### flow/constraint.sdc
create_clock -name core_clock -period 7.15 [get_ports {clk}]
set_input_delay 1.4300 -clock core_clock [delete_from_list [all_inputs] [get_ports {clk}]]
set_output_delay 1.4300 -clock core_clock [all_outputs]
set_load 0.01 [all_outputs]
### flow/run.sh
#!/bin/bash
# the make line also repeats each setting of config.mk as NAME=value (left out here)
make -C /OpenROAD-flow-scripts/flow DESIGN_CONFIG=/design/flow/config.mk WORK_HOME=/design/flow/orfs CLKGATE_MAP_FILE= finish
### flow/design.v
module unsigned_mult #(
parameter DWIDTH = 8  
)(
input  [  DWIDTH -1:0] op1    ,  
input  [  DWIDTH -1:0] op2    ,  
output [2*DWIDTH -1:0] result    
); 
assign result = op1 * op2;   
endmodule  
module signed_mult #(
parameter DWIDTH = 8  
)(
input  [  DWIDTH -1:0] op1    ,  
input  [  DWIDTH -1:0] op2    ,  
output [2*DWIDTH -1:0] result    
); 
wire   [  DWIDTH -1:0] abs_op1    ;   
wire   [  DWIDTH -1:0] abs_op2    ;   
wire   [2*DWIDTH -1:0] abs_result ;   
assign abs_op1 = op1[DWIDTH-1] ? (~op1 + 'd1) : op1;  
assign abs_op2 = op2[DWIDTH-1] ? (~op2 + 'd1) : op2;  
unsigned_mult #(
.DWIDTH (DWIDTH)  
)i_unsigned_mult_1(
 .op1    (abs_op1    ),  
 .op2    (abs_op2    ),  
 .result (abs_result )   
);  
assign result = (op1[DWIDTH-1] ^ op2[DWIDTH-1]) ? (~abs_result + 'd1) : abs_result; 
endmodule  
module comp_mult_1 #(
parameter DWIDTH = 8  
)(
input                              clk      ,  
input                              rst_n    ,  
input                              sw_rst   ,  
input                              op_val   ,  
output reg                         op_rdy   ,  
input      [      2*2*DWIDTH -1:0] op_data  ,  
output reg                         res_val  ,  
input                              res_rdy  ,  
output     [2*2*(DWIDTH + 1) -1:0] res_data    
); 
wire op_ld    ;  
reg  op_ld_d1 ;  
reg  op_ld_d2 ;  
reg  op_ld_d3 ;  
reg  op_ld_d4 ;  
reg  [  DWIDTH -1:0] x1 ;  
reg  [  DWIDTH -1:0] x2 ;  
reg  [  DWIDTH -1:0] y1 ;  
reg  [  DWIDTH -1:0] y2 ;  
reg  [  DWIDTH -1:0] mult_op1 ;  
reg  [  DWIDTH -1:0] mult_op2 ;  
wire [2*DWIDTH -1:0] prod     ;  
reg  [2*DWIDTH -1:0] prod_1_reg ;  
reg  [2*DWIDTH -1:0] prod_3_reg ;  
reg  [2*DWIDTH -1:0] xr         ;  
reg  [2*DWIDTH -1:0] yr         ;  
always @(posedge clk or negedge rst_n)
if(~rst_n)            op_rdy <= 1'b1 ; else
if(sw_rst)            op_rdy <= 1'b1 ; else
if(op_val & op_rdy)   op_rdy <= 1'b0 ; else 
if(res_val & res_rdy) op_rdy <= 1'b1 ; 
assign op_ld = op_val & op_rdy;
always @(posedge clk or negedge rst_n)
if(~rst_n) begin 
    op_ld_d1 <= 1'b0;
    op_ld_d2 <= 1'b0;
    op_ld_d3 <= 1'b0;
    op_ld_d4 <= 1'b0;
end else 
if(sw_rst) begin 
    op_ld_d1 <= 1'b0;
    op_ld_d2 <= 1'b0;
    op_ld_d3 <= 1'b0;
    op_ld_d4 <= 1'b0;
end else begin                        
    op_ld_d1 <= op_ld;     
    op_ld_d2 <= op_ld_d1;  
    op_ld_d3 <= op_ld_d2;  
    op_ld_d4 <= op_ld_d3;  
end 
always @(posedge clk or negedge rst_n)
if(~rst_n)    res_val <= 1'b0 ; else  
if(sw_rst)    res_val <= 1'b0 ; else  
if(op_ld_d4)  res_val <= 1'b1 ; else  
if(res_rdy)   res_val <= 1'b0 ;       
always @(posedge clk or negedge rst_n)
if(~rst_n) begin 
    x1 <= 'd0;
    y1 <= 'd0;
    x2 <= 'd0;
    y2 <= 'd0;
end else 
if(sw_rst) begin 
    x1 <= 'd0;
    y1 <= 'd0;
    x2 <= 'd0;
    y2 <= 'd0;
end else 
if(op_ld) begin                        
    x1 <= op_data[4*DWIDTH -1 -: DWIDTH]; 
    y1 <= op_data[3*DWIDTH -1 -: DWIDTH]; 
    x2 <= op_data[2*DWIDTH -1 -: DWIDTH]; 
    y2 <= op_data[1*DWIDTH -1 -: DWIDTH]; 
end 
always @(*)
casex({op_ld_d1, op_ld_d2, op_ld_d3, op_ld_d4})
4'b1xxx: mult_op1 = x1  ;
4'b01xx: mult_op1 = y1  ;
4'b001x: mult_op1 = x1  ;
4'b0001: mult_op1 = x2  ;
default: mult_op1 = 'd0 ;
endcase 
always @(*)
casex({op_ld_d1, op_ld_d2, op_ld_d3, op_ld_d4})
4'b1xxx: mult_op2 = x2  ;
4'b01xx: mult_op2 = y2  ;
4'b001x: mult_op2 = y2  ;
4'b0001: mult_op2 = y1  ;
default: mult_op2 = 'd0 ;
endcase
signed_mult #(
.DWIDTH (DWIDTH)  
) i_signed_mult (
 .op1    (mult_op1),  
 .op2    (mult_op2),  
 .result (prod    )   
);  
always @(posedge clk or negedge rst_n)
if(~rst_n)   prod_1_reg <= 'b0 ; else 
if(sw_rst)   prod_1_reg <= 'b0 ; else 
if(op_ld_d1) prod_1_reg <= prod;           
always @(posedge clk or negedge rst_n)
if(~rst_n)   xr <= 'b0              ; else 
if(sw_rst)   xr <= 'b0              ; else 
if(op_ld_d2) xr <= prod_1_reg - prod;      
always @(posedge clk or negedge rst_n)
if(~rst_n)   prod_3_reg <= 'b0 ; else 
if(sw_rst)   prod_3_reg <= 'b0 ; else 
if(op_ld_d3) prod_3_reg <= prod;           
always @(posedge clk or negedge rst_n)
if(~rst_n)   yr <= 'b0              ; else 
if(sw_rst)   yr <= 'b0              ; else 
if(op_ld_d4) yr <= prod_3_reg + prod;       
assign res_data = {{{'d2{xr[2*DWIDTH-1]}},xr},
                   {{'d2{yr[2*DWIDTH-1]}},yr}};  
endmodule  
module comp_mult_2 #(
parameter DWIDTH = 8  
)(
input                              clk      ,  
input                              rst_n    ,  
input                              sw_rst   ,  
input                              op_val   ,  
output reg                         op_rdy   ,  
input      [      2*2*DWIDTH -1:0] op_data  ,  
output reg                         res_val  ,  
input                              res_rdy  ,  
output     [2*2*(DWIDTH + 1) -1:0] res_data    
); 
wire op_ld    ;  
reg  op_ld_d1 ;  
reg  op_ld_d2 ;  
reg  [  DWIDTH -1:0] x1 ;  
reg  [  DWIDTH -1:0] x2 ;  
reg  [  DWIDTH -1:0] y1 ;  
reg  [  DWIDTH -1:0] y2 ;  
wire [  DWIDTH -1:0] mult0_op2 ;  
wire [  DWIDTH -1:0] mult1_op2 ;  
wire [2*DWIDTH -1:0] prod1 ;  
wire [2*DWIDTH -1:0] prod2 ;  
reg  [ 2*DWIDTH-1:0] xr ;  
reg  [ 2*DWIDTH-1:0] yr ;  
always @(posedge clk or negedge rst_n)
if(~rst_n)            op_rdy <= 1'b1 ; else
if(sw_rst)            op_rdy <= 1'b1 ; else
if(op_val & op_rdy)   op_rdy <= 1'b0 ; else 
if(res_val & res_rdy) op_rdy <= 1'b1 ; 
assign op_ld = op_val & op_rdy;
always @(posedge clk or negedge rst_n)
if(~rst_n) begin 
    op_ld_d1 <= 1'b0;
    op_ld_d2 <= 1'b0;
end else 
if(sw_rst) begin 
    op_ld_d1 <= 1'b0;
    op_ld_d2 <= 1'b0;
end else begin                        
    op_ld_d1 <= op_ld; 
    op_ld_d2 <= op_ld_d1; 
end 
always @(posedge clk or negedge rst_n)
if(~rst_n)    res_val <= 1'b0 ; else  
if(sw_rst)    res_val <= 1'b0 ; else  
if(op_ld_d2)  res_val <= 1'b1 ; else  
if(res_rdy)   res_val <= 1'b0 ;       
always @(posedge clk or negedge rst_n)
if(~rst_n) begin 
    x1 <= 'd0;
    y1 <= 'd0;
    x2 <= 'd0;
    y2 <= 'd0;
end else 
if(sw_rst) begin 
    x1 <= 'd0;
    y1 <= 'd0;
    x2 <= 'd0;
    y2 <= 'd0;
end else 
if(op_ld) begin                        
    x1 <= op_data[4*DWIDTH -1 -: DWIDTH]; 
    y1 <= op_data[3*DWIDTH -1 -: DWIDTH]; 
    x2 <= op_data[2*DWIDTH -1 -: DWIDTH]; 
    y2 <= op_data[1*DWIDTH -1 -: DWIDTH]; 
end 
assign mult0_op2 = op_ld_d1 ? x2 : y2 ;  
assign mult1_op2 = op_ld_d1 ? y2 : x2 ;  
signed_mult #(
.DWIDTH (DWIDTH)  
)i_signed_mult_0(
 .op1    (x1        ),  
 .op2    (mult0_op2 ),  
 .result (prod1     )   
);  
signed_mult #(
.DWIDTH (DWIDTH)  
)i_signed_mult_1(
 .op1    (y1        ),  
 .op2    (mult1_op2 ),  
 .result (prod2     )   
);  
always @(posedge clk or negedge rst_n)
if(~rst_n)   xr <= 'b0             ; else 
if(sw_rst)   xr <= 'b0             ; else 
if(op_ld_d1) xr <= prod1 - prod2 ;       
always @(posedge clk or negedge rst_n)
if(~rst_n)   yr <= 'b0           ; else 
if(sw_rst)   yr <= 'b0           ; else 
if(op_ld_d2) yr <= prod1 + prod2 ;       
assign res_data = {{{'d2{xr[2*DWIDTH-1]}},xr},
                   {{'d2{yr[2*DWIDTH-1]}},yr}};  
endmodule  
module comp_mult_4 #(
parameter DWIDTH = 8  
)(
input                              clk      ,  
input                              rst_n    ,  
input                              sw_rst   ,  
input                              op_val   ,  
output reg                         op_rdy   ,  
input      [      2*2*DWIDTH -1:0] op_data  ,  
output reg                         res_val  ,  
input                              res_rdy  ,  
output     [2*2*(DWIDTH + 1) -1:0] res_data    
); 
wire op_ld;  
wire [  DWIDTH -1:0] x1 ;  
wire [  DWIDTH -1:0] x2 ;  
wire [  DWIDTH -1:0] y1 ;  
wire [  DWIDTH -1:0] y2 ;  
wire [2*DWIDTH -1:0] prod1  ;  
wire [2*DWIDTH -1:0] prod2  ;  
wire [2*DWIDTH -1:0] prod3  ;  
wire [2*DWIDTH -1:0] prod4  ;  
reg  [2*DWIDTH-1 :0] xr ;  
reg  [2*DWIDTH-1 :0] yr ;  
always @(posedge clk or negedge rst_n)
if(~rst_n)            op_rdy <= 1'b1 ; else
if(sw_rst)            op_rdy <= 1'b1 ; else
if(op_val & op_rdy)   op_rdy <= 1'b0 ; else 
if(res_rdy)           op_rdy <= 1'b1 ; 
assign op_ld = op_val & op_rdy;
always @(posedge clk or negedge rst_n)
if(~rst_n)              res_val <= 1'b0 ; else  
if(sw_rst)              res_val <= 1'b0 ; else  
if(op_ld)               res_val <= 1'b1 ; else  
if(res_rdy)             res_val <= 1'b0 ;       
assign x1 = op_data[4*DWIDTH -1 -: DWIDTH]; 
assign y1 = op_data[3*DWIDTH -1 -: DWIDTH]; 
assign x2 = op_data[2*DWIDTH -1 -: DWIDTH]; 
assign y2 = op_data[1*DWIDTH -1 -: DWIDTH]; 
signed_mult #(
.DWIDTH (DWIDTH)  
)i_signed_mult_0(
 .op1    (x1     ),  
 .op2    (x2     ),  
 .result (prod1  )   
);  
signed_mult #(
.DWIDTH (DWIDTH)  
)i_signed_mult_1(
 .op1    (x1     ),  
 .op2    (y2     ),  
 .result (prod2  )   
);  
signed_mult #(
.DWIDTH (DWIDTH)  
)i_signed_mult_2(
 .op1    (x2     ),  
 .op2    (y1     ),  
 .result (prod3  )   
);  
signed_mult #(
.DWIDTH (DWIDTH)  
)i_signed_mult_3(
 .op1    (y1     ),  
 .op2    (y2     ),  
 .result (prod4  )   
);  
always @(posedge clk or negedge rst_n)
if(~rst_n)   xr <= 'b0           ; else 
if(sw_rst)   xr <= 'b0           ; else 
if(op_ld)    xr <= prod1 - prod4 ;       
always @(posedge clk or negedge rst_n)
if(~rst_n)   yr <= 'b0           ; else 
if(sw_rst)   yr <= 'b0           ; else 
if(op_ld)    yr <= prod2 + prod3 ;       
assign res_data = {{{'d2{xr[2*DWIDTH-1]}},xr},
                   {{'d2{yr[2*DWIDTH-1]}},yr}};  
endmodule  
module comp_mult_wrapper #(
parameter DWIDTH  = 8 ,  
parameter NO_MULT = 4    
)(
input                          clk      ,  
input                          rst_n    ,  
input                          sw_rst   ,  
input                          op_val   ,  
output                         op_rdy   ,  
input  [      2*2*DWIDTH -1:0] op_data  ,  
output                         res_val  ,  
input                          res_rdy  ,  
output [2*2*(DWIDTH + 1) -1:0] res_data    
); 
generate 
    if(NO_MULT == 4) begin : GEN_4_MULTS
        comp_mult_4 #(
        .DWIDTH (DWIDTH)  
        )i_comp_mult_4 (
        .clk      (clk      ),  
        .rst_n    (rst_n    ),  
        .sw_rst   (sw_rst   ),  
        .op_val   (op_val   ),  
        .op_rdy   (op_rdy   ),  
        .op_data  (op_data  ),  
        .res_val  (res_val  ),  
        .res_rdy  (res_rdy  ),  
        .res_data (res_data )   
        ); 
    end
    else if(NO_MULT == 2) begin : GEN_2_MULTS
        comp_mult_2 #(
        .DWIDTH (DWIDTH)  
        )i_comp_mult_2 (
        .clk      (clk      ),  
        .rst_n    (rst_n    ),  
        .sw_rst   (sw_rst   ),  
        .op_val   (op_val   ),  
        .op_rdy   (op_rdy   ),  
        .op_data  (op_data  ),  
        .res_val  (res_val  ),  
        .res_rdy  (res_rdy  ),  
        .res_data (res_data )   
        ); 
    end else if(NO_MULT == 1) begin : GEN_1_MULT
        comp_mult_1 #(
        .DWIDTH (DWIDTH)  
        )i_comp_mult_1 (
        .clk      (clk      ),  
        .rst_n    (rst_n    ),  
        .sw_rst   (sw_rst   ),  
        .op_val   (op_val   ),  
        .op_rdy   (op_rdy   ),  
        .op_data  (op_data  ),  
        .res_val  (res_val  ),  
        .res_rdy  (res_rdy  ),  
        .res_data (res_data )   
        ); 
    end
    else begin : ERROR
        initial begin 
            $display("%M ERROR: Invalid number of multipliers, NO_MULT should be 1, 2 or 4 \n");
            $stop;
        end 
    end 
endgenerate 
endmodule  
module comp_mult_top #(
parameter NO_MULT   = 4     ,  
parameter APB_BADDR = 0     ,  
parameter SYS_AW    = 16    ,  
parameter REG_DW    = 16       
)(
input                    clk         ,  
input                    rst_n       ,  
input      [ SYS_AW-1:0] apb_paddr   ,  
input                    apb_psel    ,  
input                    apb_penable ,  
input                    apb_pwrite  ,  
input      [REG_DW -1:0] apb_pwdata  ,  
output                   apb_pready  ,  
output reg [REG_DW -1:0] apb_prdata  ,  
output reg               apb_pslverr ,  
output reg               mem_ce      ,  
output reg               mem_we      ,  
output reg [SYS_AW -1:0] mem_addr    ,  
output reg [     8 -1:0] mem_wr_data ,  
input      [     8 -1:0] mem_rd_data    
);
localparam DWIDTH = 8 ;
localparam IDLE   = 2'b00;  
localparam RD_OPS = 2'b01;  
localparam WORK   = 2'b10;  
localparam WR_RES = 2'b11;  
reg  [       REG_DW -1:0] op1_addr      ;  
reg  [       REG_DW -1:0] op2_addr      ;  
reg  [       REG_DW -1:0] res_addr      ;  
reg  [       REG_DW -1:0] no_op         ;  
reg  [       REG_DW -1:0] cfg_start     ;  
reg  [       REG_DW -1:0] sts_stop      ;  
wire                      wr_op1_addr   ;  
wire                      wr_op2_addr   ;  
wire                      wr_res_addr   ;  
wire                      wr_no_op      ;  
wire                      wr_cfg_start  ;  
wire                      wr_sts_stop   ;  
wire                      rd_sts_stop   ;  
wire                      rd_sts_state  ;  
wire                      sel_regs      ;  
reg                       op_val        ;  
wire                      op_rdy        ;  
wire [   2*2*DWIDTH -1:0] op_data       ;  
wire                      res_val       ;  
reg                       res_rdy       ;  
wire [2*2*(DWIDTH+1)-1:0] res_data      ;  
wire                      set_res_rdy   ;  
reg  [     3*DWIDTH -1:0] data_reg      ;  
reg  [            2 -1:0] sts_cstate    ;  
wire                      start         ;  
wire                      sw_rst        ;  
wire                      byte_rd_done  ;  
wire                      byte_wr_done  ;  
wire                      finish        ;  
wire                      next_op       ;  
reg                       mem_ce_d      ;  
reg                       mem_we_d      ;  
wire                      set_mem_ce    ;  
wire                      set_mem_we    ;  
reg  [            3 -1:0] byte_cnt      ;  
reg  [       REG_DW -1:0] op_cnt        ;  
comp_mult_wrapper #(
.DWIDTH  (DWIDTH  ),  
.NO_MULT (NO_MULT )   
) i_comp_mult_wrapper (
.clk      (clk     ),  
.rst_n    (rst_n   ),  
.sw_rst   (sw_rst  ),  
.op_val   (op_val  ),  
.op_rdy   (op_rdy  ),  
.op_data  (op_data ),  
.res_val  (res_val ),  
.res_rdy  (res_rdy ),  
.res_data (res_data)   
); 
assign apb_pready = 1'b1;  
assign wr_op1_addr  = apb_psel & apb_penable &  apb_pwrite & (apb_paddr == APB_BADDR + 0); 
assign wr_op2_addr  = apb_psel & apb_penable &  apb_pwrite & (apb_paddr == APB_BADDR + 1); 
assign wr_res_addr  = apb_psel & apb_penable &  apb_pwrite & (apb_paddr == APB_BADDR + 2); 
assign wr_no_op     = apb_psel & apb_penable &  apb_pwrite & (apb_paddr == APB_BADDR + 3); 
assign wr_cfg_start = apb_psel & apb_penable &  apb_pwrite & (apb_paddr == APB_BADDR + 4); 
assign wr_sts_stop  = apb_psel & apb_penable &  apb_pwrite & (apb_paddr == APB_BADDR + 5);  
assign rd_sts_stop  = apb_psel & apb_penable & ~apb_pwrite & (apb_paddr == APB_BADDR + 5);  
assign rd_sts_state = apb_psel & apb_penable & ~apb_pwrite & (apb_paddr == APB_BADDR + 6);  
assign sel_regs = wr_op1_addr  |
                  wr_op2_addr  |
                  wr_res_addr  |
                  wr_no_op     |
                  wr_cfg_start |
                  wr_sts_stop  |
                  rd_sts_stop  |
                  rd_sts_state ;
always @(posedge clk or negedge rst_n)
if(~rst_n)        apb_pslverr <= 'd0         ; else   
if(apb_pslverr)   apb_pslverr <= 'd0         ; else   
if(apb_penable)   apb_pslverr <= ~sel_regs   ;        
always @(posedge clk or negedge rst_n)
if(~rst_n)          op1_addr  <= 'd0            ; else  
if(wr_op1_addr)     op1_addr  <= apb_pwdata     ; else  
if(byte_rd_done)    op1_addr  <= op1_addr + 'd2 ;
always @(posedge clk or negedge rst_n)
if(~rst_n)          op2_addr  <= 'd0            ; else  
if(wr_op2_addr)     op2_addr  <= apb_pwdata     ; else  
if(byte_rd_done)    op2_addr  <= op2_addr + 'd2 ;
always @(posedge clk or negedge rst_n)
if(~rst_n)          res_addr  <= 'd0            ; else  
if(wr_res_addr)     res_addr  <= apb_pwdata     ; else  
if(byte_wr_done)    res_addr  <= res_addr + 'd6 ;
always @(posedge clk or negedge rst_n)
if(~rst_n)          no_op     <= 'd0            ; else  
if(wr_no_op)        no_op     <= apb_pwdata     ;       
always @(posedge clk or negedge rst_n)              
if(~rst_n)          cfg_start <= 'd0            ; else  
if(~sw_rst & start) cfg_start <= 'd0            ; else  
if(wr_cfg_start)    cfg_start <= apb_pwdata     ;       
always @(posedge clk or negedge rst_n)        
if(~rst_n)          sts_stop  <= 'd0            ; else  
if(wr_sts_stop)     sts_stop  <= apb_pwdata     ; else  
if(finish)          sts_stop  <= {{REG_DW-1{1'b0}}, 1'b1} ;  
always @(posedge clk or negedge rst_n)
if(~rst_n)          apb_prdata <= 'd0                            ; else  
if(rd_sts_stop)     apb_prdata <= sts_stop                       ; else  
if(rd_sts_state)    apb_prdata <= {{REG_DW-2{1'b0}}, sts_cstate} ;       
assign start  = cfg_start[0] & (no_op > 'd0);
assign sw_rst = cfg_start[1];
always @(posedge clk or negedge rst_n)
if(~rst_n) 
    sts_cstate <= IDLE;      
else if(sw_rst) 
    sts_cstate <= IDLE; 
else begin 
    case(sts_cstate)
        IDLE    : if(start)                 
                    sts_cstate <= RD_OPS;   
                  else
                    sts_cstate <= IDLE;
        RD_OPS  : if(byte_rd_done)  
                    sts_cstate <= WORK;     
                  else 
                    sts_cstate <= RD_OPS;
        WORK    : if(res_val)
                    sts_cstate <= WR_RES;   
                  else 
                    sts_cstate <= WORK;
        default : if(finish) 
                    sts_cstate <= IDLE;     
                  else if(next_op)
                    sts_cstate <= RD_OPS;   
                  else 
                    sts_cstate <= WR_RES;
    endcase 
end   
assign byte_rd_done = (sts_cstate == RD_OPS) & (byte_cnt == 3'd3);   
assign byte_wr_done = (sts_cstate == WR_RES) & (byte_cnt == 3'd5);   
assign next_op      = byte_wr_done & (op_cnt != (no_op - 'd1));      
assign finish       = byte_wr_done & (op_cnt == (no_op - 'd1));      
always @(posedge clk or negedge rst_n)
if(~rst_n)          byte_cnt <= 3'd0            ; else  
if(byte_rd_done)    byte_cnt <= 3'd0            ; else  
if(byte_wr_done)    byte_cnt <= 3'd0            ; else  
if(mem_ce)          byte_cnt <= byte_cnt + 3'd1 ;       
always @(posedge clk or negedge rst_n)
if(~rst_n)          op_cnt <= 'd0          ; else  
if(finish)          op_cnt <= 'd0          ; else  
if(next_op)         op_cnt <= op_cnt + 'd1 ;       
always @(posedge clk or negedge rst_n)
if(~rst_n)          op_val <= 1'b0; else   
if(byte_rd_done)    op_val <= 1'b1; else   
if(op_val & op_rdy) op_val <= 1'b0;        
always @(posedge clk or negedge rst_n)
if(~rst_n)          data_reg <= 'd0; else   
if(mem_ce_d & ~mem_we_d) begin              
    case(byte_cnt)
        3'b001 :    data_reg[3*DWIDTH-1 : 2*DWIDTH] <= mem_rd_data;  
        3'b010 :    data_reg[2*DWIDTH-1 : 1*DWIDTH] <= mem_rd_data;  
        3'b011 :    data_reg[1*DWIDTH-1 : 0       ] <= mem_rd_data;  
        default:    data_reg                        <= data_reg; 
    endcase 
end 
assign op_data = {data_reg, mem_rd_data};  
assign set_res_rdy = (sts_cstate == WR_RES) & (byte_cnt == 3'd4);  
always @(posedge clk or negedge rst_n)
if(~rst_n)       res_rdy <= 1'b0; else   
if(set_res_rdy)  res_rdy <= 1'b1; else   
if(byte_wr_done) res_rdy <= 1'b0;        
always @(*) 
    if(sts_cstate == RD_OPS)
        if(byte_cnt < 3'd2) mem_addr = op1_addr + byte_cnt       ; else  
                            mem_addr = op2_addr + byte_cnt - 'd2 ;       
    else  
                            mem_addr = res_addr + byte_cnt;              
always @(*)
    case(byte_cnt)
        3'b000  : mem_wr_data <= res_data[25:18];           
        3'b001  : mem_wr_data <= res_data[33:26];           
        3'b010  : mem_wr_data <= {6'd0, res_data[35:34]};   
        3'b011  : mem_wr_data <= res_data[ 7:0 ];           
        3'b100  : mem_wr_data <= res_data[15:8 ];           
        default : mem_wr_data <= {6'd0, res_data[17:16]};   
    endcase 
assign set_mem_ce = ((sts_cstate == IDLE)   & start   ) |   
                    ((sts_cstate == WR_RES) & next_op ) |   
                    ((sts_cstate == WORK)   & res_val ) ;   
always @(posedge clk or negedge rst_n)
if(~rst_n)        mem_ce <= 1'b0; else  
if(set_mem_ce)    mem_ce <= 1'b1; else  
if(byte_rd_done | byte_wr_done) 
                  mem_ce <= 1'b0;       
assign set_mem_we = (sts_cstate == WORK) & res_val;  
always @(posedge clk or negedge rst_n)
if(~rst_n)        mem_we <= 1'b0; else     
if(set_mem_we)    mem_we <= 1'b1; else     
if(byte_wr_done)  mem_we <= 1'b0;          
always @(posedge clk or negedge rst_n)
if(~rst_n) mem_ce_d <= 1'b0   ; else       
if(sw_rst) mem_ce_d <= 1'b0   ; else       
           mem_ce_d <= mem_ce ;        
always @(posedge clk or negedge rst_n)    
if(~rst_n) mem_we_d <= 1'b0   ; else       
if(sw_rst) mem_we_d <= 1'b0   ; else       
           mem_we_d <= mem_we ;
endmodule  
### flow/config.mk
export PLATFORM = sky130hd
export DESIGN_NAME = comp_mult_top
export DESIGN_NICKNAME = comp_mult_top
export VERILOG_FILES = /design/flow/design.v
export SDC_FILE = /design/flow/constraint.sdc
export NUM_CORES = 4
export LEC_CHECK = 0
export ABC_AREA = 1
export CAP_MARGIN = 25
export CORE_MARGIN = 2
export CORE_UTILIZATION = 71
export CTS_CLUSTER_SIZE = 72
export GPL_ROUTABILITY_DRIVEN = 0
export GPL_TIMING_DRIVEN = 1
export HOLD_SLACK_MARGIN = 0.29
export PLACE_DENSITY_LB_ADDON = 0.07
export SETUP_SLACK_MARGIN = 2.11
export SLEW_MARGIN = 20
==> results of run 1 <==
-- through the flow --
stage / setup slack (ns) / power (uW)
after CTS: 0.4867 / 2388
after global placement: -0.3498 / 1353
after detailed placement: -0.5598 / 1365
final: -0.2329 / 2476
after floorplan: 0.3010 / 1219
after global routing: -0.5956 / 2526
-- cell type report --
cell class,count,area share (%)
multi-input cells,2419,60.61
well taps,442,1.921
repair buffers,338,10.03
clock inverters,14,0.5956
clock buffers,18,1.526
inverters,703,9.290
flip-flops and latches,184,16.02
-- metal layers --
metal,share of wire [%],vias to the layer above,GRT usage [%]
met3,11,816,8.022
met1,32,11851,48.39
met4,11,0,32.35
met5,0,-,0
li1,-,11128,-
met2,46,2097,73.92
-- repair_timing --
item                       4_1_cts  5_1_grt
setup buffers                   38       34
pin swaps                      102      117
setup endpoints to repair       31       33
gates cloned                     1        0
gates resized                  138      226
==> flow_metrics.tcl, run 1 <==
# yosys + openroad results
set metrics [dict create \
    status "finished with violations" \
    so.violations "negative setup slack" \
    cts.sinks 184 \
    worst-path-stages 39 \
    rsz0062_at_grt "true" \
    cts_max_level 4 \
    antenna_found_initial 1 \
    grt_usage_pct 43.34 \
    placed_area_um2 26260 \
    insertion_delay_ns 0.49 \
    yosysChipArea_um2 23180 \
    antenna_cells 0 \
    grt_max_degree 110 \
    fill_cells 1597 \
    whs_path_depth 2 \
    yosys-dominant-comb-family "simple AND/OR/NAND/NOR gates" \
    startpoint_type "primary input" \
    io-pin-count 89 \
    comb_power_share_pct 16.3 \
    slowest_delay_ns 0.58 \
    hpwl_mm 54.71 \
    cts_buffer_depth 2 \
    crit_top_cell "nand2_1" \
    pwr-share-seq_pct 42.0 \
    setup_violations 2 \
    cts-hold-fix-buffers 0 \
    min_from "res_rdy$_DFFE_PN0P_" \
    synth_nets 3788 \
    hold_ws_ns 0.4904 \
    chip_area_um2 34100 \
    flop_cell "dfrtp_1" \
    async_flop_share_pct 100.0 \
    rows 66 \
    finalHoldViolations 0 \
    hp-class "register to register" \
    overflow 0 \
    fin_setup_tns_ns -0.3128 \
    postLayoutCoreUtil_pct 88.91 \
    io_buffers 87 \
    synth.ff_latch_count 184 \
    synth-edff-count 0 \
    compound_area_share_pct 10.13 \
    finalCriticalPeriod_ns 7.383 \
    r2r-start "data_reg[16]$_DFFE_PN0P_" \
    post-route-drc-count 0 \
    wl_per_cell_um 20.16 \
    timing.fmax_mhz 135.4 \
    vias_per_cell 6.288 \
    synthCells 3367 \
    mux_share_pct 0.04859 \
    warnings 48 \
    max_cap_violations 0 \
    top_cell_area_share_pct 19.76 \
    reg2reg_setup_slack_ns 0.04 \
    ys_cells 3367 \
    seq_power_uw 1040 \
    cts_buffers 17 \
    powerDensity_nw_per_um2 86.03 \
    stdcell_area_um2 28780 \
    pwr-share-clk_pct 41.6 \
    ir_worst_vdd_mv 0.1830 \
    die_y_um 184.7 \
    cp.required_ns 7.55 \
    first_pass_iters 9 \
    crit_arrival_ns 7.78 \
    clkTransAtPathRegs_ns 0.09 \
    die_w_um 184.7 \
    ys.warnings.count 2 \
    crit_path_end_kind "register" \
    wirelength_mm 83.02 \
    root_buffer "clkbuf_16" \
    finalMaxSlewViolations 0 \
    power_leader "sequential cells" \
    reg2reg_depth 33 \
    path_buffers 12 \
    path_delay_family "adder cells" \
    finClkSkew_ns 0.01426 \
    grt_pass1_vias 24335 \
    finalWorstSetupSlack_ns -0.2329 \
    regArea_um2 4612 \
    slew_headroom_pct 36.17 \
    simple_gate_area_share_pct 26.83 \
    placed_cells 4011 \
    area_leaders "dfrtp_1 (20%), nand2_1 (13%), fa_1 (13%)" \
    ys_sh_adder_pct 25.13 \
    worst-setup-path-type "primary input to register" \
    core-area_um2 32370 \
    p_switching_uw 754.0 \
    power.internal_uw 1722 \
    ant_nets 0 \
    synth_cell_types 59 \
    netlist_area_um2 23180 \
    syn_to_final_growth_pct 24.19 \
    ys_seq_share_pct 19.87 \
    dr_total_vias 25892 \
    fp_util_pct 71.59 \
    p_leak_uw 0.01553 \
    tritoncts "done" \
    avgSynthCellArea_um2 6.883 \
    swShare_pct 30.45 \
    worstSetupStartpoint "mem_rd_data[1]" \
    powerComb_uw 404 \
    finalClockPeriodUsage_pct 103.3 \
    synth.cells.most_frequent "nand2_1 (809), inv_1 (696), nor2_1 (346)" \
    mi_logic_area_um2 17440 \
    synth_top_cell_by_count "nand2_1" \
    top_area_cell "dfrtp_1" \
    instances_no_fill 4118 \
    xor_area_share_pct 5.442 \
    p_clk_uw 1030 \
    critPathMaxFanout 6 \
    slowest_stage "fa_1" \
    fin_nets 4084 \
    tightest_slew_ns 0.9506 \
    grt_pass1_wl_mm 116.6 \
    drt_iter0_drc 3203 \
]
==> run 2, diff against run 1 <==
CAP_MARGIN = 20   (was 25)
CORE_ASPECT_RATIO = 0.56   (was unset)
CORE_UTILIZATION = 48   (was 71)
CTS_CLUSTER_SIZE = unset   (was 72)
GPL_ROUTABILITY_DRIVEN = unset   (was 0)
HOLD_SLACK_MARGIN = unset   (was 0.29)
MAX_ROUTING_LAYER = met5   (was unset)
PLACE_DENSITY_LB_ADDON = 0.15   (was 0.07)
SETUP_SLACK_MARGIN = unset   (was 2.11)
TNS_END_PERCENT = 25   (was unset)
clock period = 16.1 ns   (was 7.15 ns; I/O delays follow)
==> flow_metrics.tcl, run 2 <==
# yosys + openroad results
set metrics [dict create \
    timing.fmax_mhz 93.62 \
    xor_area_share_pct 5.442 \
    mi_logic_area_um2 15670 \
    netlist_area_um2 23180 \
    max_cap_violations 0 \
    yosys-dominant-comb-family "simple AND/OR/NAND/NOR gates" \
    antenna_found_initial 0 \
    hp-class "register to register" \
    reg2reg_setup_slack_ns 8.07 \
    fin_nets 3845 \
    min_from "apb_prdata[0]$_DFFE_PN0P_" \
    cts_resized 0 \
    ir_worst_vdd_mv 0.08483 \
    finalMaxSlewViolations 0 \
    fin_setup_tns_ns 0 \
    finalClockPeriodUsage_pct 66.34 \
    root_buffer "clkbuf_16" \
    tightest_slew_ns 1.026 \
    top_cell_area_share_pct 19.76 \
    slew_headroom_pct 31.39 \
    ys_seq_share_pct 19.87 \
    cts.sinks 184 \
    hpwl_mm 62.27 \
    path_delay_family "adder cells" \
    finClkSkew_ns 0.01640 \
    worst-path-stages 39 \
    syn_to_final_growth_pct 9.367 \
    drt_iter0_drc 2136 \
    ant_nets 0 \
    critPathMaxFanout 16 \
    p_clk_uw 477 \
    regArea_um2 4606 \
    hold_end "apb_prdata[0]$_DFFE_PN0P_" \
    pwr-share-clk_pct 45.3 \
    synth-edff-count 0 \
    worstSetupStartpoint "mem_rd_data[0]" \
    powerComb_uw 112 \
    ys_sh_adder_pct 25.13 \
    warnings 43 \
    compound_area_share_pct 10.13 \
    cts_buffers 17 \
    synthCells 3367 \
    cts_buffer_depth 2 \
    pwr-share-seq_pct 44.0 \
    power_leader "clock" \
    die_w_um 297.6 \
    ys_cells 3367 \
    reg2reg_depth 38 \
    startpoint_type "primary input" \
    powerDensity_nw_per_um2 41.48 \
    swShare_pct 31.73 \
    synth.cells.most_frequent "nand2_1 (809), inv_1 (696), nor2_1 (346)" \
    async_flop_share_pct 100.0 \
    top_area_cell "dfrtp_1" \
    slowest_delay_ns 0.56 \
    power.internal_uw 717.7 \
    place.gp.congestion 0.9907 \
    synth_nets 3788 \
    io-pin-count 89 \
    path_buffers 11 \
    slowest_stage "fa_1" \
    simple_gate_area_share_pct 26.83 \
    io_buffers 87 \
    cts-hold-fix-buffers 0 \
    post-route-drc-count 0 \
    yosysChipArea_um2 23180 \
    crit_path_end_kind "register" \
    synth_top_cell_by_count "nand2_1" \
    synth.ff_latch_count 184 \
    dr_total_vias 21983 \
    cts_max_level 4 \
    placed_cells 4056 \
    total_power_uw 1051 \
    postLayoutCoreUtil_pct 53.00 \
    cp.required_ns 16.46 \
    rows 60 \
    core-area_um2 47820 \
    fp_util_pct 48.46 \
    crit_arrival_ns 11.04 \
    worst-setup-path-type "primary input to register" \
    finalCriticalPeriod_ns 10.68 \
    grt_max_degree 102 \
    vias_per_cell 5.377 \
    avgSynthCellArea_um2 6.883 \
    setup_violations 0 \
    synth_cell_types 59 \
    insertion_delay_ns 0.48 \
    first_pass_iters 6 \
    die_y_um 168.4 \
    overflow 0 \
    tritoncts "done" \
    status "timing/DRC/antenna clean" \
    mux_share_pct 0.04859 \
    finalHoldViolations 0 \
    grt_pass1_wl_mm 118.6 \
    ys.warnings.count 2 \
    grt_usage_pct 30.41 \
    wirelength_mm 74.99 \
    p_switching_uw 333.6 \
    p_leak_uw 0.01409 \
    whs_path_depth 2 \
    comb_power_share_pct 10.7 \
    area_leaders "dfrtp_1 (20%), nand2_1 (13%), fa_1 (13%)" \
    fill_cells 4762 \
    rsz0062_at_grt "false" \
    grt_pass1_vias 21037 \
    crit_top_cell "inv_1" \
    post-cts-setup-buffers 0 \
    antenna_cells 0 \
    clkTransAtPathRegs_ns 0.09 \
    seq_power_uw 462 \
    wl_per_cell_um 18.34 \
    flop_cell "dfrtp_1" \
    r2r-start "data_reg[8]$_DFFE_PN0P_" \
    instances_no_fill 4088 \
    chip_area_um2 50130 \
]
-- run 2: routing by layer --
metal | GRT usage [%] | wire [um] | up-vias | part of all wire, %
met5 | 0 | 0 | - | 0
met2 | 37.77 | 26310 | 888 | 35
met4 | 5.424 | 938 | 0 | 1.3
li1 | - | - | 10629 | -
met1 | 49.65 | 38780 | 10400 | 52
met3 | 9.511 | 8960 | 66 | 12
-- run 2: stage by stage --
step	area [um^2]	setup slack, ns	hold slack (ns)
global placement	24700	5.376	0.4608
finish	25350	5.419	0.4779
detailed placement	24700	5.080	0.4589
CTS	25340	5.556	0.4807
global route	25350	4.812	0.4999
floorplan	23180	6.767	0.4493
-- run 2: layout make-up --
class / instances / share of cell area, %
clock inverter: 15 / 0.8589
timing repair buffer: 100 / 3.850
inverter: 703 / 10.42
multi-input combinational: 2418 / 61.81
sequential: 184 / 18.17
tap: 651 / 3.214
clock buffer: 17 / 1.678
==> run 3, diff against run 2 <==
CORE_ASPECT_RATIO = unset   (was 0.56)
CORE_UTILIZATION = 72   (was 48)
CTS_CLUSTER_DIAMETER = 371   (was unset)
CTS_CLUSTER_SIZE = 98   (was unset)
GPL_TIMING_DRIVEN = unset   (was 1)
MAX_ROUTING_LAYER = unset   (was met5)
PLACE_DENSITY_LB_ADDON = unset   (was 0.15)
TNS_END_PERCENT = 5   (was 25)
clock period = 6.15 ns   (was 16.1 ns; I/O delays follow)
==> flow_metrics.tcl, run 3 <==
# implementation run metrics
set metrics [dict create \
    status "did not finish" \
    stop_stage "5_1_grt" \
    ys_sh_adder_pct 25.13 \
    die_y_um 183.4 \
    hpwl_mm 58.79 \
    fp_util_pct 73.26 \
    ys_seq_share_pct 19.87 \
    place_ws_ns -1.479 \
    top_area_cell "dfrtp_1" \
    netlist_area_um2 23180 \
    synth.cells.most_frequent "nand2_1 (809), inv_1 (696), nor2_1 (346)" \
    simple_gate_area_share_pct 26.83 \
    async_flop_share_pct 100.0 \
    cts-hold-fix-buffers 0 \
    cts_buffers 17 \
    cts_buffer_depth 2 \
    flop_cell "dfrtp_1" \
    yosys-dominant-comb-family "simple AND/OR/NAND/NOR gates" \
    ys_cells 3367 \
    ys.warnings.count 2 \
    mux_share_pct 0.04859 \
    cts_max_level 4 \
    placed_cells 4109 \
    synthCells 3367 \
    compound_area_share_pct 10.13 \
    placed_area_um2 27000 \
    xor_area_share_pct 5.442 \
    synth.ff_latch_count 184 \
    rows 65 \
    cts.sinks 184 \
    synth_cell_types 59 \
    top_cell_area_share_pct 19.76 \
    synth_top_cell_by_count "nand2_1" \
    area_leaders "dfrtp_1 (20%), nand2_1 (13%), fa_1 (13%)" \
    die_w_um 183.4 \
    io_buffers 87 \
    yosysChipArea_um2 23180 \
    root_buffer "clkbuf_16" \
    avgSynthCellArea_um2 6.883 \
    place.gp.congestion 1.006 \
    chip_area_um2 33640 \
    io-pin-count 89 \
    core-area_um2 31640 \
    synth-edff-count 0 \
    synth_nets 3788 \
]
-- run 3: stage by stage --
step / hold WS, ns / total power [uW] / setup TNS, ns
detailed placement: 0.4774 / 1588 / -25.02
CTS: 0.4994 / 2787 / -2.991
global placement: 0.4664 / 1575 / -20.67
floorplan: 0.4493 / 1398 / -4.380
-- run 3: what timing repair did --
| item | in CTS |
|---|---|
| buffers inserted | 36 |
| endpoints found under the setup margin | 22 |
| pin swaps | 96 |
| gates resized | 167 |
==> run 4, diff against run 3 <==
ABC_AREA = 0   (was 1)
CAP_MARGIN = 25   (was 20)
CORE_UTILIZATION = 71   (was 72)
CTS_CLUSTER_DIAMETER = 211   (was 371)
CTS_CLUSTER_SIZE = 40   (was 98)
GPL_ROUTABILITY_DRIVEN = 0   (was unset)
GPL_TIMING_DRIVEN = 1   (was unset)
HOLD_SLACK_MARGIN = -0.04   (was unset)
PLACE_DENSITY = 0.61   (was unset)
SETUP_SLACK_MARGIN = 0.97   (was unset)
clock period = 7.04 ns   (was 6.15 ns; I/O delays follow)
==> flow_metrics.tcl, run 4 <==
# yosys + openroad results
set metrics [dict create \
    so.violations "negative setup slack" \
    powerDensity_nw_per_um2 164.8 \
    synth.ff_latch_count 184 \
    first_pass_iters 9 \
    instances_no_fill 3177 \
    hpwl_mm 46.50 \
    power.internal_uw 2635 \
    core-area_um2 29640 \
    cts_max_level 4 \
    swShare_pct 37.78 \
    cp.required_ns 7.38 \
    syn_to_final_growth_pct 20.18 \
    grt_pass1_vias 20055 \
    stdcell_area_um2 25700 \
    critPathMaxFanout 4 \
    rsz0062_at_grt "true" \
    finalCriticalPeriod_ns 7.590 \
    avgSynthCellArea_um2 8.564 \
    mux_share_pct 2.885 \
    pwr-share-clk_pct 23.5 \
    compound_area_share_pct 14.45 \
    hp-class "register to register" \
    path_buffers 8 \
    p_switching_uw 1600 \
    synth_cell_types 85 \
    cts.sinks 184 \
    tritoncts "done" \
    cts_buffer_depth 2 \
    p_clk_uw 996 \
    slowest_delay_ns 0.56 \
    grt_usage_pct 39.91 \
    status "finished with violations" \
    finalHoldViolations 0 \
    ant_nets 0 \
    warnings 47 \
    synthCells 2497 \
    slowest_stage "fa_1" \
    worst-path-stages 31 \
    comb_power_share_pct 51.4 \
    min_from "apb_pslverr$_DFF_PN0_" \
    setup_violations 13 \
    synth-edff-count 0 \
    power_leader "combinational logic" \
    ys.warnings.count 2 \
    pwr-share-seq_pct 25.0 \
    wirelength_mm 62.05 \
    top_cell_area_share_pct 21.41 \
    area_leaders "dfrtp_1 (21%), fa_1 (14%), ha_1 (13%)" \
    worstSetupStartpoint "mem_rd_data[2]" \
    fill_cells 1636 \
    grt_pass1_wl_mm 99.19 \
    seq_power_uw 1060 \
    ir_worst_vdd_mv 0.1676 \
    die_w_um 177.5 \
    clkTransAtPathRegs_ns 0.08 \
    xor_area_share_pct 10.34 \
    ys_sh_adder_pct 27.23 \
    finClkSkew_ns 0.02200 \
    ys_seq_share_pct 21.54 \
    r2r-start "data_reg[9]$_DFFE_PN0P_" \
    overflow 0 \
    finalClockPeriodUsage_pct 107.8 \
    yosysChipArea_um2 21380 \
    antenna_found_initial 0 \
    startpoint_type "primary input" \
    reg2reg_depth 26 \
    crit_arrival_ns 7.93 \
    cts_buffers 17 \
    fin_nets 3195 \
    timing.fmax_mhz 131.8 \
    whs_path_depth 1 \
    fp_util_pct 72.15 \
    hold_end "apb_pslverr$_DFF_PN0_" \
    max_cap_violations 0 \
    worst-setup-path-type "primary input to register" \
    die_y_um 177.5 \
    antenna_cells 0 \
    insertion_delay_ns 0.47 \
    tightest_slew_ns 0.9668 \
    p_leak_uw 0.01276 \
    grt_max_degree 106 \
    synth_nets 2918 \
    placed_cells 3125 \
    path_delay_family "adder cells" \
    chip_area_um2 31520 \
    dr_total_vias 19671 \
    placed_area_um2 24490 \
    root_buffer "clkbuf_16" \
    top_area_cell "dfrtp_1" \
    io-pin-count 89 \
    yosys-dominant-comb-family "adder cells" \
    ys_cells 2497 \
    drt_iter0_drc 1743 \
    wl_per_cell_um 19.53 \
    finalWorstSetupSlack_ns -0.5497 \
    post-route-drc-count 0 \
    slew_headroom_pct 35.09 \
    synth.cells.most_frequent "nor2_1 (331), inv_1 (291), ha_1 (227)" \
    crit_path_end_kind "register" \
    powerComb_uw 2180 \
    async_flop_share_pct 100.0 \
    flop_cell "dfrtp_1" \
    simple_gate_area_share_pct 16.50 \
    rows 63 \
    vias_per_cell 6.192 \
    synth_top_cell_by_count "nor2_1" \
    io_buffers 87 \
    finalMaxSlewViolations 0 \
    netlist_area_um2 21380 \
    crit_top_cell "buf_4" \
    reg2reg_setup_slack_ns -0.34 \
]
-- run 4: stage by stage --
stage | util [%] | TNS [ns] | hold slack, ns | setup slack [ns] | power [uW]
after detailed placement | 82.62 | -18.13 | 0.4299 | -1.353 | 3023
after CTS | 85.95 | -2.124 | 0.4367 | -0.3924 | 4119
final | 86.71 | -4.298 | 0.4397 | -0.5497 | 4234
after global placement | 82.57 | -14.63 | 0.4214 | -1.102 | 2951
after global routing | 86.71 | -7.272 | 0.4660 | -0.7984 | 4477
after floorplan | - | -2.870 | 0.4376 | -0.4369 | 2240
-- run 4: timing repair --
action / in CTS / in global routing
endpoints found under the setup margin: 22 / 26
resized: 93 / 36
pin swaps: 68 / 49
hold buffers: 0 / 0
setup buffers: 13 / 5
-- run 4: layer usage --
layer | global-route usage, % | routed length, um | vias up
li1 | - | - | 8916
met1 | 46.76 | 22720 | 9511
met2 | 68.12 | 30280 | 964
met3 | 6.662 | 4776 | 280
met4 | 25.14 | 4267 | 0
met5 | 0 | 0 | -
-- run 4: cell type report --
type / instances / area [um^2] / share of cell area, %
inverter: 291 / 1097 / 4.270
clock inverter: 15 / 170.2 / 0.6621
clock buffer: 17 / 425.4 / 1.655
tap: 390 / 488.0 / 1.899
sequential: 184 / 4606 / 17.92
multi-input combinational: 1922 / 15950 / 62.07
timing repair buffer: 358 / 2960 / 11.52
==> run 5, diff against run 4 <==
ABC_AREA = unset   (was 0)
CAP_MARGIN = 20   (was 25)
CORE_UTILIZATION = 66   (was 71)
CTS_CLUSTER_DIAMETER = unset   (was 211)
CTS_CLUSTER_SIZE = unset   (was 40)
GPL_ROUTABILITY_DRIVEN = unset   (was 0)
GPL_TIMING_DRIVEN = unset   (was 1)
HOLD_SLACK_MARGIN = unset   (was -0.04)
PLACE_DENSITY = unset   (was 0.61)
SETUP_SLACK_MARGIN = 1.24   (was 0.97)
TNS_END_PERCENT = unset   (was 5)
clock period = 9.03 ns   (was 7.04 ns; I/O delays follow)
==> flow_metrics.tcl, run 5 <==
# yosys + openroad results
set metrics [dict create \
    status "timing/DRC/antenna clean" \
    worst-setup-path-type "primary input to register" \
    simple_gate_area_share_pct 16.50 \
    timing.fmax_mhz 127.1 \
    pwr-share-seq_pct 29.0 \
    core-area_um2 31720 \
    xor_area_share_pct 10.34 \
    top_cell_area_share_pct 21.41 \
    io-pin-count 89 \
    antenna_cells 0 \
    seq_power_uw 828 \
    vias_per_cell 6.019 \
    whs_path_depth 1 \
    place.gp.congestion 0.8991 \
    startpoint_type "primary input" \
    cts.sinks 184 \
    yosysChipArea_um2 21380 \
    setup_violations 0 \
    fin_setup_tns_ns 0 \
    wirelength_mm 56.20 \
    hpwl_mm 43.20 \
    comb_power_share_pct 44.2 \
    finalWorstSetupSlack_ns 1.160 \
    area_leaders "dfrtp_1 (21%), fa_1 (14%), ha_1 (13%)" \
    syn_to_final_growth_pct 13.53 \
    grt_pass1_vias 17913 \
    fin_nets 3020 \
    avgSynthCellArea_um2 8.564 \
    swShare_pct 37.25 \
    p_clk_uw 765 \
    cts_buffer_depth 2 \
    instances_no_fill 3014 \
    synth-edff-count 0 \
    power_leader "combinational logic" \
    ant_nets 0 \
    placed_cells 2938 \
    synth_nets 2918 \
    power.internal_uw 1790 \
    grt_pass1_wl_mm 90.80 \
    cp.required_ns 9.36 \
    flop_cell "dfrtp_1" \
    finalClockPeriodUsage_pct 87.16 \
    finalHoldViolations 0 \
    grt_busiest_layer "met2" \
    placed_area_um2 23010 \
    reg2reg_depth 29 \
    use_met3_pct 4.457 \
    rsz0062_at_grt "true" \
    cts_max_level 4 \
    clkTransAtPathRegs_ns 0.07 \
    top_area_cell "dfrtp_1" \
    path_buffers 8 \
    hold_ws_ns 0.4360 \
    tightest_slew_ns 1.073 \
    powerDensity_nw_per_um2 117.5 \
    finClkSkew_ns 0.02438 \
    tritoncts "done" \
    grt_use_met1_pct 41.72 \
    finalMaxSlewViolations 0 \
    post-route-drc-count 0 \
    grt_usage_pct 34.08 \
    warnings 46 \
    p_switching_uw 1063 \
    slew_headroom_pct 27.95 \
    overflow 0 \
    pwr-share-clk_pct 26.8 \
    synth.cells.most_frequent "nor2_1 (331), inv_1 (291), ha_1 (227)" \
    io_buffers 87 \
    min_from "apb_pslverr$_DFF_PN0_" \
    hp-class "register to register" \
    worst-path-stages 29 \
    mux_share_pct 2.885 \
    ys_seq_share_pct 21.54 \
    insertion_delay_ns 0.46 \
    ys_cells 2497 \
    chip_area_um2 33860 \
    finalCriticalPeriod_ns 7.870 \
    synthCells 2497 \
    powerComb_uw 1260 \
    crit_top_cell "fa_1" \
    stdcell_area_um2 24280 \
    reg2reg_setup_slack_ns 1.32 \
    synth.ff_latch_count 184 \
    r2r-start "data_reg[0]$_DFFE_PN0P_" \
    ys_sh_adder_pct 27.23 \
    critPathMaxFanout 5 \
    netlist_area_um2 21380 \
    max_cap_violations 0 \
    place_ws_ns 0.07769 \
    ys.warnings.count 2 \
    drt_iter0_drc 1421 \
    ir_worst_vdd_mv 0.1357 \
    gr-usage-met2_pct 59.49 \
    die_w_um 184 \
    first_pass_iters 6 \
    die_y_um 184 \
    wl_per_cell_um 18.65 \
    slowest_stage "or4b_4" \
    crit_path_end_kind "register" \
    worstSetupStartpoint "mem_rd_data[4]" \
    rows 65 \
    hold_end "apb_pslverr$_DFF_PN0_" \
    crit_arrival_ns 8.20 \
    fill_cells 2327 \
    cts_buffers 17 \
    path_delay_family "adder cells" \
    root_buffer "clkbuf_16" \
    fp_util_pct 67.42 \
    synth_top_cell_by_count "nor2_1" \
    compound_area_share_pct 14.45 \
    slowest_delay_ns 0.59 \
    async_flop_share_pct 100.0 \
    grt_max_degree 71 \
    antenna_found_initial 0 \
    synth_cell_types 85 \
    yosys-dominant-comb-family "adder cells" \
    p_leak_uw 0.01185 \
    dr_total_vias 18141 \
]
==> run 5: routing by layer <==
layer / up-vias / routed length [um]
met5: - / 0
met4: 0 / 2766
met3: 116 / 3087
met2: 624 / 27460
met1: 8828 / 22880
li1: 8573 / -
==> run 5: layout make-up <==
type,instances,area (um^2),area share [%]
clock buffer,18,429.2,1.768
clock inverter,14,148.9,0.6133
inverter,291,1105,4.551
multi-input combinational,1922,15870,65.37
sequential,184,4606,18.97
tap,402,503.0,2.072
timing repair buffer,183,1615,6.653
==> run 5: what timing repair did <==
action | in CTS | in global routing
hold buffers | 0 | 0
setup endpoints to repair | 12 | 9
buffers inserted | 26 | 18
gates resized | 62 | 50
pin swaps | 47 | 49
==> run 5: stage by stage <==
stage | utilization, % | power [uW]
floorplan | - | 1748
global placement | 72.54 | 1974
detailed placement | 72.56 | 2010
CTS | 75.34 | 2806
global route | 76.54 | 3034
finish | 76.54 | 2853
==> run 6, diff against run 5 <==
ABC_AREA = 1   (was unset)
CORE_UTILIZATION = 69   (was 66)
CTS_CLUSTER_DIAMETER = 329   (was unset)
CTS_CLUSTER_SIZE = 96   (was unset)
SETUP_SLACK_MARGIN = unset   (was 1.24)
clock period = 5.27 ns   (was 9.03 ns; I/O delays follow)
==> flow_metrics.tcl, run 6 <==
# implementation run metrics
set metrics [dict create \
    cts_max_level 4 \
    area_leaders "dfrtp_1 (20%), nand2_1 (13%), fa_1 (13%)" \
    overflow 218 \
    netlist_area_um2 23180 \
    die_y_um 187.3 \
    mux_share_pct 0.04859 \
    synth-edff-count 0 \
    rows 67 \
    ys_cells 3367 \
    synthCells 3367 \
    yosys-dominant-comb-family "simple AND/OR/NAND/NOR gates" \
    stop_stage "5_1_grt" \
    stop_error "[ERROR GRT-0232] Routing congestion too high. Check the congestion heatmap in the GUI." \
    place.gp.congestion 1.003 \
    synth_cell_types 59 \
    die_w_um 187.3 \
    grt_usage_pct 84.69 \
    synth.ff_latch_count 184 \
    xor_area_share_pct 5.442 \
    ys.warnings.count 2 \
    io-pin-count 89 \
    placed_cells 4216 \
    compound_area_share_pct 10.13 \
    cts-hold-fix-buffers 0 \
    top_area_cell "dfrtp_1" \
    flop_cell "dfrtp_1" \
    io_buffers 87 \
    ys_sh_adder_pct 25.13 \
    synth.cells.most_frequent "nand2_1 (809), inv_1 (696), nor2_1 (346)" \
    cts_buffers 17 \
    synth_top_cell_by_count "nand2_1" \
    synth_nets 3788 \
    fp_util_pct 69.64 \
    core-area_um2 33280 \
    chip_area_um2 35070 \
    async_flop_share_pct 100.0 \
    top_cell_area_share_pct 19.76 \
    status "did not finish" \
    yosysChipArea_um2 23180 \
    root_buffer "clkbuf_16" \
    cts_buffer_depth 2 \
    simple_gate_area_share_pct 26.83 \
    ys_seq_share_pct 19.87 \
    avgSynthCellArea_um2 6.883 \
    cts.sinks 184 \
    hpwl_mm 60.99 \
]
-- run 6: timing repair --
action,4_1_cts
setup buffers,45
resized,226
endpoints found under the setup margin,24
pin swaps,112
cloned,0
-- run 6: stage by stage --
stage	hold WS [ns]	setup WS, ns	TNS [ns]	cell area (um^2)
global placement	0.4665	-1.858	-35.01	27800
CTS	0.4935	-1.068	-15.50	29530
detailed placement	0.4706	-2.087	-39.85	27800
floorplan	0.4492	-1.203	-14.69	23800
-- run 6: routing by layer --
metal  GRT overflow  global-route usage (%)
met3              2                   73.11
met1              0                   82.52
met5              1                   37.09
met2            119                   98.18
met4             96                   90.69
==> run 7, diff against run 6 <==
CORE_UTILIZATION = 72   (was 69)
CTS_CLUSTER_DIAMETER = 206   (was 329)
CTS_CLUSTER_SIZE = unset   (was 96)
PLACE_DENSITY_LB_ADDON = 0.25   (was unset)
clock period = 6.92 ns   (was 5.27 ns; I/O delays follow)
==> flow_metrics.tcl, run 7 <==
# yosys + openroad results
set metrics [dict create \
    async_flop_share_pct 100.0 \
    ys_sh_adder_pct 25.13 \
    slowest_delay_ns 0.59 \
    power.internal_uw 1743 \
    postLayoutCoreUtil_pct 87.99 \
    hold_ws_ns 0.4925 \
    finalWorstSetupSlack_ns -0.3248 \
    yosys-dominant-comb-family "simple AND/OR/NAND/NOR gates" \
    ys_cells 3367 \
    reg2reg_depth 38 \
    core-area_um2 31640 \
    xor_area_share_pct 5.442 \
    cts.sinks 184 \
    slew_headroom_pct 22.70 \
    area_leaders "dfrtp_1 (20%), nand2_1 (13%), fa_1 (13%)" \
    cts-hold-fix-buffers 0 \
    tritoncts "done" \
    power_leader "clock" \
    reg2reg_setup_slack_ns -0.21 \
    pwr-share-clk_pct 44.3 \
    insertion_delay_ns 0.48 \
    finalHoldViolations 0 \
    synth_nets 3788 \
    so.violations "negative setup slack" \
    rsz0062_at_grt "true" \
    stdcell_area_um2 27840 \
    p_leak_uw 0.01527 \
    io_buffers 87 \
    timing.fmax_mhz 138.0 \
    antenna_cells 0 \
    warnings 44 \
    grt_pass1_vias 24727 \
    compound_area_share_pct 10.13 \
    crit_arrival_ns 7.66 \
    status "finished with violations" \
    mux_share_pct 0.04859 \
    yosysChipArea_um2 23180 \
    cp.required_ns 7.33 \
    powerComb_uw 371 \
    synth.ff_latch_count 184 \
    worst-path-stages 36 \
    setup_violations 12 \
    swShare_pct 32.92 \
    tightest_slew_ns 1.158 \
    ys_seq_share_pct 19.87 \
    ir_worst_vdd_mv 0.1809 \
    synth_cell_types 59 \
    simple_gate_area_share_pct 26.83 \
    placed_cells 3973 \
    p_clk_uw 1150 \
    dr_total_vias 25723 \
    die_w_um 183.4 \
    slowest_stage "fa_1" \
    powerDensity_nw_per_um2 93.33 \
    finalClockPeriodUsage_pct 104.7 \
    crit_path_end_kind "register" \
    path_buffers 12 \
    post-route-drc-count 0 \
    finalMaxSlewViolations 0 \
    hold_end "apb_prdata[13]$_DFFE_PN0P_" \
    place.gp.congestion 1.019 \
    first_pass_iters 7 \
    pwr-share-seq_pct 41.4 \
    hp-class "register to register" \
    synth_top_cell_by_count "nand2_1" \
    finClkSkew_ns 0.02165 \
    cts_buffers 17 \
    crit_top_cell "buf_4" \
    antenna_found_initial 0 \
    instances_no_fill 4049 \
    clkTransAtPathRegs_ns 0.09 \
    flop_cell "dfrtp_1" \
    whs_path_depth 2 \
    overflow 0 \
    hpwl_mm 56.27 \
    seq_power_uw 1080 \
    wirelength_mm 82.50 \
    drt_iter0_drc 2715 \
    wl_per_cell_um 20.38 \
    cts_buffer_depth 2 \
    max_cap_violations 0 \
    die_y_um 183.4 \
    worstSetupStartpoint "mem_rd_data[1]" \
    finalCriticalPeriod_ns 7.245 \
    vias_per_cell 6.353 \
    avgSynthCellArea_um2 6.883 \
    p_switching_uw 855.4 \
    critPathMaxFanout 5 \
    grt_max_degree 124 \
    grt_usage_pct 44.62 \
    grt_pass1_wl_mm 119.0 \
    netlist_area_um2 23180 \
    ys.warnings.count 2 \
    cts_max_level 4 \
    synth-edff-count 0 \
    synthCells 3367 \
    fp_util_pct 73.26 \
    top_area_cell "dfrtp_1" \
    comb_power_share_pct 14.3 \
    io-pin-count 89 \
    path_delay_family "adder cells" \
    fin_nets 4055 \
    ant_nets 0 \
    fin_setup_tns_ns -1.918 \
    startpoint_type "primary input" \
    chip_area_um2 33640 \
    min_from "apb_prdata[13]$_DFFE_PN0P_" \
    worst-setup-path-type "primary input to register" \
    top_cell_area_share_pct 19.76 \
    placed_area_um2 25860 \
    r2r-start "data_reg[16]$_DFFE_PN0P_" \
    root_buffer "clkbuf_16" \
    syn_to_final_growth_pct 20.12 \
    rows 65 \
    synth.cells.most_frequent "nand2_1 (809), inv_1 (696), nor2_1 (346)" \
]
run 7: what timing repair did:
action / 4_1_cts / 5_1_grt
endpoints found under the hold margin: 0 / 0
cloned: 1 / 0
pin swaps: 63 / 101
resized: 74 / 222
setup buffers: 22 / 21
setup endpoints to repair: 17 / 18
run 7: cell type report:
class / instances / area [um^2]
Clock buffer: 17 / 425.4
Timing Repair Buffer: 309 / 2580
Tap cell: 402 / 503.0
Sequential cell: 184 / 4607
Inverter: 703 / 2665
Fill cell: 1635 / 3799
Multi-Input combinational cell: 2419 / 16820
Clock inverter: 15 / 236.5
run 7: per-stage QoR:
step | worst slack, ns | power, uW
after floorplan | 0.01176 | 1239
after global placement | -0.6919 | 1387
after detailed placement | -0.9715 | 1400
after CTS | 0.003636 | 2517
after global routing | -0.5064 | 2640
final | -0.3248 | 2598
run 7: routing by layer:
metal / routed length (um) / GRT usage, % / up-vias / share of wire, %
met3: 8853 / 9.489 / 725 / 11
met2: 37770 / 75.26 / 2071 / 46
li1: - / - / 11072 / -
met4: 8241 / 34.11 / 0 / 10
met1: 27640 / 49.47 / 11855 / 33
met5: 0 / 0 / - / 0
==> run 8, diff against run 7 <==
CORE_UTILIZATION = 69   (was 72)
CTS_CLUSTER_DIAMETER = 237   (was 206)
CTS_CLUSTER_SIZE = 98   (was unset)
PLACE_DENSITY_LB_ADDON = unset   (was 0.25)
TNS_END_PERCENT = 5   (was unset)
clock period = 6.2 ns   (was 6.92 ns; I/O delays follow)
==> flow_metrics.tcl, run 8 <==
# yosys + openroad results
set metrics [dict create \
    cts_buffers 17 \
    fill_cells 1836 \
    finalWorstSetupSlack_ns -0.9024 \
    cts-hold-fix-buffers 0 \
    tightest_slew_ns 1.097 \
    path_delay_family "adder cells" \
    synth_top_cell_by_count "nand2_1" \
    finalCriticalPeriod_ns 7.102 \
    area_leaders "dfrtp_1 (20%), nand2_1 (13%), fa_1 (13%)" \
    slowest_delay_ns 0.65 \
    reg2reg_setup_slack_ns -0.90 \
    power.internal_uw 1927 \
    setup_violations 19 \
    flop_cell "dfrtp_1" \
    placed_area_um2 27150 \
    whs_path_depth 2 \
    top_area_cell "dfrtp_1" \
    comb_power_share_pct 14.8 \
    instances_no_fill 4233 \
    slowest_stage "fa_1" \
    worst-path-stages 36 \
    finClkSkew_ns 0.02164 \
    die_y_um 187.3 \
    max_cap_violations 0 \
    syn_to_final_growth_pct 24.22 \
    reg2reg_depth 36 \
    grt_usage_pct 46.95 \
    netlist_area_um2 23180 \
    fin_nets 4191 \
    mux_share_pct 0.04859 \
    cp.required_ns 6.56 \
    overflow 0 \
    compound_area_share_pct 10.13 \
    cts_max_level 4 \
    xor_area_share_pct 5.442 \
    vias_per_cell 6.170 \
    async_flop_share_pct 100.0 \
    simple_gate_area_share_pct 26.83 \
    slew_headroom_pct 26.89 \
    die_w_um 187.3 \
    status "finished with violations" \
    yosysChipArea_um2 23180 \
    antenna_found_initial 7 \
    p_clk_uw 1200 \
    insertion_delay_ns 0.47 \
    dr_total_vias 26119 \
    finalMaxSlewViolations 0 \
    clkTransAtPathRegs_ns 0.09 \
    ys_cells 3367 \
    crit_arrival_ns 7.46 \
    powerDensity_nw_per_um2 97.83 \
    ys_seq_share_pct 19.87 \
    root_buffer "clkbuf_16" \
    hpwl_mm 59.68 \
    synth_cell_types 59 \
    wirelength_mm 85.02 \
    p_leak_uw 0.01581 \
    path_buffers 9 \
    crit_path_end_kind "register" \
    chip_area_um2 35070 \
    fp_util_pct 69.64 \
    p_switching_uw 889.6 \
    timing.fmax_mhz 140.8 \
    grt_pass1_wl_mm 130.8 \
    r2r-start "data_reg[0]$_DFFE_PN0P_" \
    hp-class "register to register" \
    finalClockPeriodUsage_pct 114.6 \
    rsz0062_at_grt "true" \
    ys_sh_adder_pct 25.13 \
    drt_iter0_drc 3218 \
    rows 67 \
    ant_nets 0 \
    placed_cells 4164 \
    power_leader "sequential cells" \
    post-route-drc-count 0 \
    synth.ff_latch_count 184 \
    synth_nets 3788 \
    io_buffers 87 \
    startpoint_type "register" \
    grt_max_degree 77 \
    pwr-share-clk_pct 42.6 \
    top_cell_area_share_pct 19.76 \
    powerComb_uw 416 \
    min_from "apb_prdata[10]$_DFFE_PN0P_" \
    core-area_um2 33280 \
    place_ws_ns -1.402 \
    cts.sinks 184 \
    io-pin-count 89 \
    critPathMaxFanout 6 \
    ir_worst_vdd_mv 0.1499 \
    hold_end "apb_prdata[10]$_DFFE_PN0P_" \
    cts_buffer_depth 2 \
    avgSynthCellArea_um2 6.883 \
    synth.cells.most_frequent "nand2_1 (809), inv_1 (696), nor2_1 (346)" \
    wl_per_cell_um 20.09 \
    swShare_pct 31.59 \
    finalHoldViolations 0 \
    synth-edff-count 0 \
    yosys-dominant-comb-family "simple AND/OR/NAND/NOR gates" \
    stdcell_area_um2 28790 \
    ys.warnings.count 2 \
    worstSetupStartpoint "data_reg[0]$_DFFE_PN0P_" \
    seq_power_uw 1200 \
    so.violations "negative setup slack" \
    postLayoutCoreUtil_pct 86.51 \
    first_pass_iters 12 \
    place.gp.congestion 1.031 \
    tritoncts "done" \
    pwr-share-seq_pct 42.6 \
    synthCells 3367 \
    worst-setup-path-type "register to register" \
    grt_pass1_vias 26022 \
    warnings 47 \
]
## run 8: layer usage
layer | track usage (%) | wire (um) | share of wire [%]
met1 | 51.35 | 27860 | 33
met2 | 76.79 | 37960 | 45
met3 | 13.96 | 10350 | 12
met4 | 36.32 | 8693 | 10
met5 | 0.2747 | 165 | 0.19
## run 8: area by class of cell
cell class | count | area, um^2 | area share [%]
multi-input cells | 2418 | 16710 | 58.04
flip-flops and latches | 184 | 4606 | 16.00
repair buffers | 446 | 3622 | 12.58
inverters | 703 | 2658 | 9.231
well taps | 448 | 560.5 | 1.947
clock buffers | 17 | 425.4 | 1.478
clock inverters | 15 | 202.7 | 0.7040
diodes | 2 | 5.005 | 0.01738
## run 8: repair_timing
action                     in CTS  in global routing
setup endpoints to repair      22                 21
resized                       126                 98
setup buffers                  27                  8
pin swaps                      88                 52
## run 8: stage by stage
stage / power, uW / setup TNS [ns] / hold slack, ns
floorplan: 1387 / -3.820 / 0.4493
global placement: 1570 / -18.42 / 0.4636
detailed placement: 1582 / -24.25 / 0.4836
CTS: 2749 / -2.607 / 0.5055
global route: 2867 / -12.91 / 0.5280
finish: 2816 / -8.519 / 0.5063
No activity file was given, so power comes from the tool's default toggle rates.
